## indigo
## fsm
module fsm(
    input [15:0] dataIn,
    input R_I,
    input reset,
    input clk,
    output reg r_o,
    output reg [1:0] err,
    output [31:0] dataOut,
    output ready
    );
    reg [3:0] state;
    reg [31:0] reg_x;
    reg [31:0] reg_n;
    reg [31:0] counter;
    reg [31:0] step1;
    reg [31:0] step2;
    reg fr_i;
    reg fr_flag;
    wire fr_o;
    wire fr_res;
    reg incr_i;
    reg incr_flag;
    wire incr_o;
    wire [31:0] inc_res;
    reg sm_ri;
    reg sm_flag;
    wire sm_ro;
    wire [31:0] sm_res;
    reg dl_ri;
    reg dl_flag;
    wire dl_ro;
    wire [31:0] dl_res;
    reg pw_ri;
    reg pw_flag;
    wire pw_ro;
    wire pw_err;
    wire [31:0] pw_res;
    always@(posedge clk)
    begin
        if(reset)
        begin
            state <= 0;
            fr_i <= 0;
            incr_i <= 0;
            sm_ri <= 0;
            dl_ri <= 0;
            pw_ri <= 0;
        end
        else
        begin
            case(state)
                4'b0000:
                begin
                    reg_x <= 0;
                    reg_n <= 0;
                    counter <= 0;
                    err <= 0;
                    state <= 4'b0001;
                    fr_i <= 0;
                    fr_flag <= 1;
                    incr_i <= 0;
                    incr_flag <= 1;
                    sm_ri <= 0;
                    sm_flag <= 1;
                    dl_ri <= 0;
                    dl_flag <= 1;
                    pw_ri <= 0;
                    pw_flag <= 1;
                end
                4'b0001: if(R_I)
                begin
                    reg_x[31:16] <= dataIn;
                    state <= 4'b0010;
                end
                4'b0010: if(R_I)
                begin
                    reg_x[15:0] <= dataIn;
                    if ({reg_x[31:16], dataIn} == 0)
                    begin 
                        err <= 2'b11;
                        state <= 4'b1110;
                    end
                    else
                        state <= 4'b0011;    
                end
                4'b0011: if(R_I)
  ...
For scale: about 6200 cells after synthesis, roughly 870 flip-flops, ~66000 µm² of cells after synthesis.
Settings: LEC_CHECK=0, CAP_MARGIN=20, CORE_MARGIN=2, CORE_UTILIZATION=71, CTS_CLUSTER_SIZE=98, PLACE_DENSITY_LB_ADDON=0.06, SETUP_SLACK_MARGIN=2.16, SLEW_MARGIN=20; clock period 7.33 ns.
run.sh (not shown) runs the stock make flow with config.mk's settings and CLKGATE_MAP_FILE=.
Finished, but not clean: indigo, with setup timing.
> inputs changed (indigo -> amber)
diff --git a/flow/config.mk b/flow/config.mk
--- a/flow/config.mk
+++ b/flow/config.mk
@@ -9,6 +9,3 @@
 export CORE_MARGIN = 2
-export CORE_UTILIZATION = 71
-export CTS_CLUSTER_SIZE = 98
-export PLACE_DENSITY_LB_ADDON = 0.06
-export SETUP_SLACK_MARGIN = 2.16
+export CORE_UTILIZATION = 40
 export SLEW_MARGIN = 20
==> flow/constraint.sdc <==
create_clock -name core_clock -period 9.17 [get_ports {clk}]
set_input_delay 1.8340 -clock core_clock [delete_from_list [all_inputs] [get_ports {clk}]]
set_output_delay 1.8340 -clock core_clock [all_outputs]
set_load 0.01 [all_outputs]
Results
- Across indigo and amber, a clean result was obtained everywhere but in indigo.
- For amber, the beginning of the critical path was PW.mant_in[7], unlike indigo, where it was PW.mant_in[11].
- In amber the DRC marker count from the first detailed-route iteration turned out 3016 lower than in indigo.
- Between indigo and amber, the flow reports die size increasing by more than half.
- amber: aggregate routed wire length 13 mm below indigo
- In the tables for indigo and amber, worst hold slack reads lower with indigo.
Edits applied to the flow inputs when going from amber to fjord:
diff --git a/flow/config.mk b/flow/config.mk
--- a/flow/config.mk
+++ b/flow/config.mk
@@ -9,3 +9,4 @@
 export CORE_MARGIN = 2
-export CORE_UTILIZATION = 40
+export CORE_UTILIZATION = 71
+export CTS_CLUSTER_SIZE = 21
 export SLEW_MARGIN = 20
==> flow/constraint.sdc <==
create_clock -name core_clock -period 7.11 [get_ports {clk}]
set_input_delay 1.4220 -clock core_clock [delete_from_list [all_inputs] [get_ports {clk}]]
set_output_delay 1.4220 -clock core_clock [all_outputs]
set_load 0.01 [all_outputs]
==> results <==
- From amber to fjord, area fraction in mux cells did not move at all.
- The final report for fjord shows a completed flow and a layout that fails verification, specifically setup timing.
- [compare] base=amber new=fjord: layout overhead on the synthesized area has increased, number of buffers other than clock buffers in the final layout now sits higher, share of cell area taken by multi-input logic gates held, time the final worst path needs with I/O delays and setup now smaller.
- Compared with amber, fjord shows a higher power.
- The run showing the smaller design area is amber.
The following lists how zinc was set up differently from fjord:
diff --git a/flow/config.mk b/flow/config.mk
--- a/flow/config.mk
+++ b/flow/config.mk
@@ -7,2 +7,3 @@
 export LEC_CHECK = 0
+export ABC_AREA = 1
 export CAP_MARGIN = 20
@@ -11,2 +12,3 @@
 export CTS_CLUSTER_SIZE = 21
+export PLACE_DENSITY_LB_ADDON = 0.07
 export SLEW_MARGIN = 20
==> flow/constraint.sdc <==
create_clock -name core_clock -period 6.23 [get_ports {clk}]
set_input_delay 1.2460 -clock core_clock [delete_from_list [all_inputs] [get_ports {clk}]]
set_output_delay 1.2460 -clock core_clock [all_outputs]
set_load 0.01 [all_outputs]
==> results <==
- zinc: complete, dirty (setup timing)
- In the reports for fjord and zinc, the larger half-perimeter wire length after detailed placement belongs to zinc.
- Taking fjord as the reference, in zinc proportion of power drawn by combinational gates +14 points, x dimension of the die went down by about 0.55%, fraction of the cycle the final worst path needs now larger.
- Relative to fjord, maximum achievable frequency has gone down in zinc.
- Of fjord and zinc, the run reporting the lower instance count on the critical path was fjord.
- Sort fjord and zinc by layout net count desc -> top: zinc
- The lower worst setup slack came out of zinc.
- Relative to fjord, the hold slack of zinc is lower by 12 ps.
- For the worst slew margin relative to its limit, zinc came in 2.9 points lower than fjord did.
- Diff fjord -> zinc | count of buffer and inverter cells on the critical path | increase of 2
> inputs changed (zinc -> lagoon)
diff --git a/flow/config.mk b/flow/config.mk
--- a/flow/config.mk
+++ b/flow/config.mk
@@ -7,8 +7,5 @@
 export LEC_CHECK = 0
-export ABC_AREA = 1
 export CAP_MARGIN = 20
 export CORE_MARGIN = 2
-export CORE_UTILIZATION = 71
-export CTS_CLUSTER_SIZE = 21
-export PLACE_DENSITY_LB_ADDON = 0.07
+export CORE_UTILIZATION = 59
 export SLEW_MARGIN = 20
==> flow/constraint.sdc <==
create_clock -name core_clock -period 9.17 [get_ports {clk}]
set_input_delay 1.8340 -clock core_clock [delete_from_list [all_inputs] [get_ports {clk}]]
set_output_delay 1.8340 -clock core_clock [all_outputs]
set_load 0.01 [all_outputs]
## What came out
Measured against zinc, the overall power after layout of lagoon comes out at 0.56 times the reference value. Diff zinc -> lagoon: fraction of the mapped netlist area in compound gates shrank by 0.64 points; part of the total power dissipated in combinational logic shrank by 14 points; number of buffers added by the clock tree synthesis step grew by about 5.5%. lagoon finished all stages; the layout is clean.
For pepper, these inputs were changed with respect to lagoon:
diff --git a/flow/config.mk b/flow/config.mk
--- a/flow/config.mk
+++ b/flow/config.mk
@@ -9,3 +9,4 @@
 export CORE_MARGIN = 2
-export CORE_UTILIZATION = 59
+export CORE_UTILIZATION = 71
+export CTS_CLUSTER_SIZE = 19
 export SLEW_MARGIN = 20
==> flow/constraint.sdc <==
create_clock -name core_clock -period 7.33 [get_ports {clk}]
set_input_delay 1.4660 -clock core_clock [delete_from_list [all_inputs] [get_ports {clk}]]
set_output_delay 1.4660 -clock core_clock [all_outputs]
set_load 0.01 [all_outputs]
To summarise pepper: no stage aborted, but the layout did not pass its checks, failing on setup timing.
lagoon ended with every stage complete and zero timing, DRC or antenna violations.
Of pepper and lagoon, it is pepper that has the higher clock skew.
What lagoon reported for combinational power has to be multiplied by 1.3 to get the figure for pepper.
Diff lagoon -> pepper: global-route met2 utilization +11 points, first-pass GRT wire length +3.4 mm, instance area at placement +1.2%.
Power share of the clock group ended up 1.6 points lower on pepper than on lagoon.
Run comparison: lagoon worst setup path endpoint PW.mant[46]; pepper worst setup path endpoint PW.mant[47]
Looking at sequential fraction of total cell area, pepper sits 0.64 points below lagoon.
Going from lagoon to pepper, number of placement rows shrank by a little under 10%.
Power figures rest on the tool's default switching activity, not on a simulated workload.
